==> exp/umber <==
==> flow/design.v <==
`timescale 1ns / 1ps
module logical(
input [15:0] a,b,
input [3*8:0] sel,
output reg [15:0] x
    );
 always@(*)
begin
    case(sel)
    "~": 
            x=~a;
    "|": 
            x=a|b;
    "&": 
            x=a&b;
    "~&": 
            x=~(a&b);
    "~|": 
            x=~(a|b);
    "^": 
            x=a^b;
    "~^": 
            x=~(a^b);
    "<<": 
            x=a<<1;
    ">>": 
            x=a>>1;
    "asl": 
            x={a[14:0],1'b0};
    "asr": 
            x={a[15],a[15:1]};
    "rol": 
            x={a[14:0],a[15]};
    "ror": 
            x={a[0],a[15:1]};  
    "cmp": 
            if(a>b)
                x=1;
             else if(a<b)
                x=16'hffff;
             else
                x=0;  
     default:
            x=0;
     endcase
end
endmodule
`timescale 1ns / 1ps
module arithmetic(
input [15:0] A,
input [15:0] B,
input [8:0] sel,
output reg [15:0] Sum,
output reg Cout
    );
wire [15:0] B_comp;
twos_comp TC(B,B_comp);
reg [15:0] b;
wire [15:0] S1;
wire c1;
adder A1( A, b, S1, c1);
always @(*)
case(sel)
"+" : begin
        b = B;
        Sum = S1;
        Cout = c1;
      end
"-" : begin
        b = B_comp;
        Sum = S1;
        Cout = 0;
      end       
default : begin
        b = B;
        Sum = 0;
        Cout = 0;
        end       
endcase 
endmodule
module adder(
input [15:0] A,
input [15:0] B,
output [15:0] Sum,
output Cout
    );
wire [2:0] cout_cla;
wire Cin;
assign Cin = 0;
carry_look_ahead CLA1(A[3:0],B[3:0], Cin, cout_cla[0]);
carry_look_ahead CLA2(A[7:4],B[7:4], cout_cla[0], cout_cla[1]);
carry_look_ahead CLA3(A[11:8],B[11:8], cout_cla[1], cout_cla[2] );  
carry_look_ahead CLA4(A[15:12],B[15:12], cout_cla[2], Cout );
ripple_carry_adder RCA1(A[3:0], B[3:0], Cin, Sum[3:0]);
ripple_carry_adder RCA2(A[7:4], B[7:4],cout_cla[0], Sum[7:4]);
ripple_carry_adder RCA3(A[11:8], B[11:8], cout_cla[1], Sum[11:8]);
ripple_carry_adder RCA4(A[15:12], B[15:12], cout_cla[2], Sum[15:12]);  
endmodule
module full_adder(
input a, b, cin,
output sum, cout
);
    assign sum = a ^ b ^ cin;
    assign cout = (a & b) | (b & cin) | (cin & a);
endmodule
module ripple_carry_adder(
    input [3:0] a, b,
    input cin,
    output [3:0] sum
);
    wire [3:0] c;
    full_adder FA1(a[0], b[0], cin, sum[0], c[0]);
    full_adder FA2(a[1], b[1], c[0], sum[1], c[1]);
    full_adder FA3(a[2], b[2], c[1], sum[2], c[2]);
    full_adder FA4(a[3], b[3], c[2], sum[3], c[3]);
endmodule
module carry_look_ahead(
input [3:0]a,b,
input Cin,
output Cout1);
wire [3:0]p,g;
assign p = a^b;
assign g = a&b;
assign Cout1 =  g[3] | (p[3] & g[2]) | (p[3] & p[2] & g[1]) | (p[3] & p[2] & p[1] & g[0]) | (p[3] & p[2] & p[1] & p[0] & Cin);
endmodule
module twos_comp(
input [15:0]B,
output [15:0]B_comp
);
assign B_comp = ~B + 1'b1;
endmodule
`timescale 1ns / 1ps
module multiplier( input clk, input[15:0]A1, B1, output reg [31:0] C);
integer i;
reg [31:0]A2;
reg [15:0]B2;
always@(posedge clk )
begin
		C=0;
		A2[15:0]=A1;
		A2[31:16]=0;
		B2=B1;
        for (i=0;i<16;i=i+1)
        begin
			if(B1[i]==1'b0)
			begin
				C=C+0;
			end
			else
			begin
				C=C+(A1<<i);
			end
		end
end
endmodule
`timescale 1ns / 1ps
module ALU(
input clk,
input [15:0]a,b,
input [3*8:0] op,
output  reg [31:0]out
    );
wire [15:0]z1,z2;
wire [31:0]z3;
reg [15:0] a1, a2, a3, b1, b2, b3;
reg [1:0] sel;
wire Cout;
always @(*)
if(  op == "" || op == "~" || op == "|" || op == "&" || op == "~&" || op == "~|" ||
     op == "^" || op == "~^" || op == ">>" || op == "<<" || op == "asr" || 
     op == "asl" || op == "ror" || op == "rol" || op == "cmp" )
 sel = 2'b00;
else if(op == "+" || op == "-")
    sel = 2'b01;
else if( op == "*" )
    sel = 2'b10;
else
    sel = 2'b00;
logical L(a1, b1, op, z1);
arithmetic AA1( a2,b2,op,z2,Cout);
multiplier M( clk,a3, b3, z3);
always @(*)
case(sel)
2'b00 : begin
        a1 = a;
        a2 = 0;
        a3 = 0;
        b1 = b;
        b2 = 0;
        b3 = 0;
        out[15:0] = z1;
        out[31:16] = 0;
        end
2'b01  : begin
        a1 = 0;
        a2 = a;
        a3 = 0;
        b1 = 0;
        b2 = b;
        b3 = 0;
        out[15:0] = z2;
        out[16] = Cout;
        out[31:17] = 0;
        end     
default :  begin
        a1 = 0;
        a2 = 0;
        a3 = a;
        b1 = 0;
        b2 = 0;
        b3 = b;
       out = z3;
        end            
endcase
endmodule
==> flow/run.sh <==
#!/bin/bash
# the make line also repeats each setting of config.mk as NAME=value (left out here)
make -C /OpenROAD-flow-scripts/flow DESIGN_CONFIG=/design/flow/config.mk WORK_HOME=/design/flow/orfs CLKGATE_MAP_FILE= finish
==> flow/config.mk <==
export PLATFORM = sky130hd
export DESIGN_NAME = ALU
export DESIGN_NICKNAME = ALU
export VERILOG_FILES = /design/flow/design.v
export SDC_FILE = /design/flow/constraint.sdc
export NUM_CORES = 4
export LEC_CHECK = 0
export CAP_MARGIN = 20
export CORE_ASPECT_RATIO = 0.52
export CORE_MARGIN = 3
export CORE_UTILIZATION = 40
export CTS_CLUSTER_DIAMETER = 345
export GPL_TIMING_DRIVEN = 0
export HOLD_SLACK_MARGIN = 0.01
export MAX_ROUTING_LAYER = met5
export MIN_ROUTING_LAYER = met2
export PLACE_DENSITY_LB_ADDON = 0.3
export SLEW_MARGIN = 20
export TNS_END_PERCENT = 15
==> flow/constraint.sdc <==
create_clock -name core_clock -period 26.6 [get_ports {clk}]
set_input_delay 5.3200 -clock core_clock [delete_from_list [all_inputs] [get_ports {clk}]]
set_output_delay 5.3200 -clock core_clock [all_outputs]
set_load 0.01 [all_outputs]
==> exp/raven: changes against exp/umber <==
CORE_ASPECT_RATIO = default   (was 0.52)
CORE_MARGIN = 2   (was 3)
CORE_UTILIZATION = 72   (was 40)
CTS_CLUSTER_DIAMETER = 364   (was 345)
CTS_CLUSTER_SIZE = 32   (was default)
GPL_TIMING_DRIVEN = default   (was 0)
HOLD_SLACK_MARGIN = default   (was 0.01)
MAX_ROUTING_LAYER = default   (was met5)
MIN_ROUTING_LAYER = default   (was met2)
PLACE_DENSITY_LB_ADDON = default   (was 0.3)
TNS_END_PERCENT = default   (was 15)
==> flow/constraint.sdc (replaced) <==
create_clock -name core_clock -period 10.6 [get_ports {clk}]
set_input_delay 2.1200 -clock core_clock [delete_from_list [all_inputs] [get_ports {clk}]]
set_output_delay 2.1200 -clock core_clock [all_outputs]
set_load 0.01 [all_outputs]
==> comparison <==
exp/raven aborted during detailed placement (DPL-0038). exp/umber died in global routing on GRT-0116.
Synthesized cell count is the same in exp/raven and exp/umber.
In area after synthesis, exp/raven and exp/umber do not differ.
In exp/umber the die size is larger than in exp/raven, by 82%.
